## multiply_n_divide_top
module multiply_n_divide_top(clk, reset, a_in, b_in, m_d, start, result, ready);
export LEC_CHECK = 0
export CAP_MARGIN = 20
export CORE_MARGIN = 2
export CORE_UTILIZATION = 70
export CTS_CLUSTER_DIAMETER = 41
export CTS_CLUSTER_SIZE = 37
export MAX_ROUTING_LAYER = met4
export PLACE_DENSITY = 0.65
export SETUP_SLACK_MARGIN = 0.19
export SLEW_MARGIN = 20
create_clock -name core_clock -period 3.54 [get_ports {clk}]
run.sh (not shown) runs the stock make flow with config.mk's settings and CLKGATE_MAP_FILE=.
The baseline failed in global routing (5_1_grt).
Edit:
CORE_UTILIZATION = 66   (was 70)
CTS_CLUSTER_DIAMETER = not set   (was 41)
CTS_CLUSTER_SIZE = not set   (was 37)
MAX_ROUTING_LAYER = not set   (was met4)
PLACE_DENSITY = not set   (was 0.65)
SETUP_SLACK_MARGIN = not set   (was 0.19)
clock period = 2.36 ns   (was 3.54 ns; I/O delays follow)
- The changed run ended with an error in clock tree synthesis (4_1_cts) on DPL-0038
- die area went up by a few percent
- synthesized cell count does not change
- area after synthesis stays the same
Edit:
CORE_UTILIZATION = 40   (was 66)
PLACE_DENSITY_LB_ADDON = 0.14   (was not set)
clock period = 7.02 ns   (was 2.36 ns; I/O delays follow)
The new run finished clean.
Die size is higher by 63%.
Synthesized area does not change.
Synthesized cell count is unchanged.
Edit:
CORE_UTILIZATION = 70   (was 40)
CTS_CLUSTER_SIZE = 37   (was not set)
MAX_ROUTING_LAYER = met4   (was not set)
PLACE_DENSITY_LB_ADDON = not set   (was 0.14)
clock period = 3.54 ns   (was 7.02 ns; I/O delays follow)
Result:
- The changed run ran to the end with violations: negative setup slack
- total power rose by 99%
- worst setup slack got worse by 3.0 ns
- worst hold slack improved by 0.042 ns
- global-route usage rose by 21 points
- wire length rose by about 13%
- sequential power rose by 95%
Edit:
ABC_AREA = 1   (was not set)
CORE_MARGIN = 10   (was 2)
CORE_UTILIZATION = 40   (was 70)
CTS_CLUSTER_SIZE = not set   (was 37)
HOLD_SLACK_MARGIN = 0.26   (was not set)
TNS_END_PERCENT = 45   (was not set)
clock period = 4.5 ns   (was 3.54 ns; I/O delays follow)
With this change the flow completed without violations.
Utilization fell by 44 points.
Hold slack got worse by 0.049 ns.
Non-clock buffer count fell by 126.
Power fell by 19%.
Combinational power fell by 21%.
Setup slack improved by 1.2 ns.
Edit:
CAP_MARGIN = 35   (was 20)
CELL_PAD_IN_SITES_DETAIL_PLACEMENT = 2   (was not set)
CELL_PAD_IN_SITES_GLOBAL_PLACEMENT = 1   (was not set)
GPL_TIMING_DRIVEN = 0   (was not set)
MAX_ROUTING_LAYER = met5   (was met4)
PLACE_DENSITY_LB_ADDON = 0.2   (was not set)
SETUP_SLACK_MARGIN = -0.0   (was not set)
TNS_END_PERCENT = 80   (was 45)
The new run failed in detailed placement (3_5_place_dp), error DPL-0033; die size does not change; synthesized cell count is unchanged; area after synthesis stays the same.

========
== build 56 ==
The RTL this note starts from:
==> flow/design.v <==
module alu(alu_out, multiply_top_in, divide_top_in, multiplicand_or_divider_in, sel);  
    input [64:0] multiply_top_in;  
    input [64:0] divide_top_in;  
    input [64:0] multiplicand_or_divider_in;  
    input sel;  
    output [64:0] alu_out;  
    wire [64:0] sum;  
    wire [64:0] diff;  
    assign sum = multiplicand_or_divider_in + multiply_top_in;
    assign diff = divide_top_in - multiplicand_or_divider_in;
    assign alu_out = sel ? sum : diff;
endmodule
module control(clk, reset, start, m_d, data_in, alu_sel, ready, wr, initial_wr, sh_right, sh_left);  
    input clk, reset, start, m_d;  
    input [1:0] data_in;  
    output ready, wr, initial_wr, sh_right, sh_left, alu_sel;  
    wire ready_check;
    wire wr_check;
    wire initial_wr_check;
    wire sh_right_check;
    wire sh_left_check;
    wire mul_wr;
    wire div_wr;
    reg [1:0] state;
    reg [9:0] counter;
    always @(posedge clk) begin
        if (reset) begin  
            state <= 2'd0;
            counter <= 10'd0;
        end
        else begin  
            case (state)  
                2'b00: begin  
                    if (start == 1) state <= 2'b01;  
                end
                2'b01: begin  
                    counter <= 0;  
                    state <= 2'b10;  
                end
                2'b10: begin  
                    if (counter == 63) state <= 2'b00;  
                    counter <= counter + 1;  
                end
            endcase
        end
    end
    assign alu_sel = m_d;  
    assign mul_wr = data_in[0] && m_d;  
    assign div_wr = !(data_in[1] || m_d);  
    assign wr_check = (state == 2'b10) && (mul_wr || div_wr);  
    assign wr = wr_check ? 1 : 0;  
    assign initial_wr_check = (state == 2'b01);  
    assign initial_wr = initial_wr_check ? 1 : 0;  
    assign sh_right_check = (state == 2'b10) && m_d;  
    assign sh_right = sh_right_check ? 1 : 0;  
    assign sh_left_check = (state == 2'b10) && (!m_d);  
    assign sh_left = sh_left_check ? 1 : 0;  
    assign ready_check = (state == 2'b00);  
    assign ready = ready_check ? 1 : 0;  
endmodule
module multiplicand_n_divider_register(clk, reset, data_in, data_out);
    input [63:0] data_in;  
    input clk, reset;  
    output [63:0] data_out;  
    reg [63:0] mul_div_reg;  
    always @(posedge clk) begin
        if (reset)  
            mul_div_reg <= 64'd0;  
        else 
            mul_div_reg <= data_in;  
    end
    assign data_out = mul_div_reg;
endmodule
module result_register(clk, reset, data_in, wr, initial_data_in, initial_wr, sh_right, sh_left, result);
    input [64:0] data_in;  
    input [63:0] initial_data_in;  
    input clk, reset, wr, initial_wr, sh_right, sh_left;  
    output [128:0] result;  
    reg [128:0] result_reg;  
    always @(posedge clk) begin
        if (reset)  
            result_reg <= 129'd0;  
        else begin
            if (initial_wr == 1)  
                result_reg <= {65'd0, initial_data_in};  
            else begin
                if (wr && sh_right)  
                    result_reg <= {1'd0, data_in, result_reg[63:1]}; 
                else if (wr && sh_left)  
                    result_reg <= {data_in, result_reg[62:0], 1'b1};
                else if (sh_right)  
                    result_reg <= {1'd0, result_reg[128:1]};
                else if (sh_left)  
                    result_reg <= {result_reg[127:0], 1'b0};
            end
        end
    end
    assign result = result_reg;
endmodule
module multiply_n_divide_top(clk, reset, a_in, b_in, m_d, start, result, ready);
    input [63:0] a_in, b_in;  
    input clk, reset, start, m_d;  
    output ready;  
    output [128:0] result;  
    wire [63:0] mul_div_reg_out;  
    wire [64:0] alu_out;  
    wire [128:0] res_reg_out;  
    wire control_wr;  
    wire control_initial_wr;  
    wire control_sh_right;  
    wire control_alu_sel;  
    wire control_sh_left;  
    multiplicand_n_divider_register mndr1(
        .clk(clk),
        .reset(reset),
        .data_in(b_in),
        .data_out(mul_div_reg_out)
    );
    alu alu1(
        .multiply_top_in(res_reg_out[128:64]),
        .divide_top_in(res_reg_out[127:63]),
        .multiplicand_or_divider_in({1'b0,mul_div_reg_out}),
        .sel(control_alu_sel),
        .alu_out(alu_out)
    );
    result_register resr1(
        .clk(clk),
        .reset(reset),
        .data_in(alu_out),
        .wr(control_wr),
        .initial_data_in(a_in),
        .initial_wr(control_initial_wr),
        .sh_right(control_sh_right),
        .sh_left(control_sh_left),
        .result(res_reg_out)
    );
    control cu1(
        .clk(clk),
        .reset(reset),
        .start(start),
        .m_d(m_d),
        .data_in({alu_out[64], res_reg_out[0]}),
        .alu_sel(control_alu_sel),
        .ready(ready),
        .wr(control_wr),
        .initial_wr(control_initial_wr),
        .sh_right(control_sh_right),
        .sh_left(control_sh_left)
    );
    assign result = res_reg_out;
endmodule
make LEC_CHECK=0 ABC_AREA=0 CAP_MARGIN=20 CELL_PAD_IN_SITES_DETAIL_PLACEMENT=0 CELL_PAD_IN_SITES_GLOBAL_PLACEMENT=2 CORE_MARGIN=6 CORE_UTILIZATION=41 CTS_CLUSTER_SIZE=73 HOLD_SLACK_MARGIN=0.15 MAX_ROUTING_LAYER=met4 PLACE_DENSITY_LB_ADDON=0.09 SETUP_SLACK_MARGIN=0.57 SLEW_MARGIN=15 TNS_END_PERCENT=30 finish   # period 7.02 ns
Build 56 closes out successfully: all stages finished, all timing, DRC and antenna checks passed.
For build 26, these inputs were changed with respect to build 56:
- CTS_CLUSTER_SIZE no longer set, was 73
- ABC_AREA now 1, was 0
- HOLD_SLACK_MARGIN no longer set, was 0.15
- CORE_UTILIZATION now 40, was 41
- MAX_ROUTING_LAYER no longer set, was met4
- PLACE_DENSITY_LB_ADDON now 0.14, was 0.09
- TNS_END_PERCENT now 10, was 30
- CELL_PAD_IN_SITES_DETAIL_PLACEMENT now 1, was 0
### Flow results
No final results exist for build 26, since it was stopped by error FLW-0024 during 3_3_place_gp. Re vertical die dimension: build 56 and build 26 aren't equal, and the higher value belongs to build 26. Between build 56 and build 26, summed standard-cell area reported by yosys increased. Of build 56 and build 26, the higher standard cell core area belongs to build 26. Taking build 56 as the reference point, the mean cell area of the mapped netlist of build 26 falls by 29%. Between build 56 and build 26, chip width is higher for build 26, build 56 comes in under that. Compared with build 56, build 26 shows a area fraction in mux cells that is 5.0 points lower. Comparing build 56 against build 26, there is no change at all in number of top-level pins. Cell area after synthesis, build 26 vs build 56: up by more than 10%. Build 26 vs build 56, instance count of the mapped netlist went up by 75%. | number of unique standard cell types used by synthesis | build 26 vs build 56 | 43 lower |.
Modified inputs, build 37 compared to build 26
- a deleted ABC_AREA that had been 1
- a deleted SETUP_SLACK_MARGIN that had been 0.57
- a deleted CELL_PAD_IN_SITES_DETAIL_PLACEMENT that had been 1
- a change of CORE_UTILIZATION from 40 to 38
- a deleted TNS_END_PERCENT that had been 10
- a change of SLEW_MARGIN from 15 to 20
- a change of CORE_MARGIN from 6 to 2
- a deleted CELL_PAD_IN_SITES_GLOBAL_PLACEMENT that had been 2
- a deleted PLACE_DENSITY_LB_ADDON that had been 0.14
- a change of the clock period (ns, I/O delays scaled along) from 7.02 to 4.16
Results
- Build 37 went all the way through synthesis, placement and routing and the layout is clean on timing, DRC and antenna.
- Summary: with build 26 as the reference, synthesized area per cell in build 37 moved up by more than a quarter.
- In the tables for build 37 and build 26, post-synthesis net count reads lower with build 37.
- Against build 26, build 37 reports a XOR/XNOR share of the synthesized area that is higher.
- Arithmetic-cell share of the synthesized area counting full adders, half adders and majority gates: build 37 > build 26
- In build 37, the chip area came out 20% below the value in build 26.
- Build 37 vs build 26 — area fraction in and, or, nand and nor cells dropped 21 points.
- Taking build 37 over build 26, the chip area estimate from yosys synthesis ratio works out to 0.808.
Here is what was changed in the inputs of build 61 compared with build 37.
- a change of CORE_UTILIZATION from 38 to 72
- an added SETUP_SLACK_MARGIN of -0.16
- a change of CAP_MARGIN from 20 to 15
- an added CTS_CLUSTER_DIAMETER of 351
- an added CTS_CLUSTER_SIZE of 40
- an added HOLD_SLACK_MARGIN of -0.09
- a change of the clock period (ns, I/O delays scaled along) from 4.16 to 3.16
==> results <==
FAIL build 61 @ 5_1_grt: tool exited with error. Build 37 → build 61: area after synthesis essentially unchanged; weighted congestion at the end of routability-driven global placement rose about 17%. Compared with build 37, build 61 shows a higher HPWL reported at the end of detailed placement.
For build 44, these inputs were changed with respect to build 61:
- a change of SETUP_SLACK_MARGIN from -0.16 to 0.67
- a change of CORE_UTILIZATION from 72 to 70
- a change of CTS_CLUSTER_DIAMETER from 351 to 355
- a deleted HOLD_SLACK_MARGIN that had been -0.09
- a change of CAP_MARGIN from 15 to 20
- a change of the clock period (ns, I/O delays scaled along) from 3.16 to 2.36
Findings:
What ended build 44 was a tool error in 4_1_cts; the run never finished.
Build 61 -> build 44: number of placement rows delta 0, exact match
Build 44 vs build 61, height of the die went up by 2.2 um.
Any difference in fraction of synthesized cell area in xor and xnor cells between build 44 and build 61 is small enough to ignore.
Count of placed standard cells including taps ends up lower on build 61.
Between build 44 and build 61, it is build 44 whose fraction of the core area occupied by cells at floorplan is lower, by 0.85 points.
Against build 61, build 44 comes in about 1.7% lower on final weighted congestion in routability-driven placement.
[build 44 vs build 61] area of the placeable core: higher in build 44
Relative to build 61, build 44 degrades setup slack after placement.
Going from build 61 to build 44, placed cell area saw an increase, die size saw an increase.
Input-level comparison between build 89 and build 44:
- a change of CORE_UTILIZATION from 70 to 40
- a deleted SETUP_SLACK_MARGIN that had been 0.67
- a deleted CTS_CLUSTER_SIZE that had been 40
- a deleted CTS_CLUSTER_DIAMETER that had been 355
- a change of the clock period (ns, I/O delays scaled along) from 2.36 to 4.16
Notes after the runs:
Build 89 went all the way through synthesis, placement and routing and the layout is clean on timing, DRC and antenna.
[compare] base=build 44 new=build 89: placed standard-cell area decreased 13%; area of the core region picked up an extra about 80%; cell total after placement now sits lower.
The run showing the greater minimum setup slack after placement is build 89.
Routability congestion estimate: build 89 < build 44
Reported for build 44 and build 89, post-synthesis instance area turned out identical to the last digit.
Build 89 vs build 44 — height of the chip climbed by more than a quarter
[compare] base=build 44 new=build 89: effective utilization at floorplan decreased by 31 points relative to the old numbers, die area increased by 73% relative to the old numbers, x dimension of the die increased by 51 um relative to the old numbers.
Power is estimated from default activity; no workload was simulated.
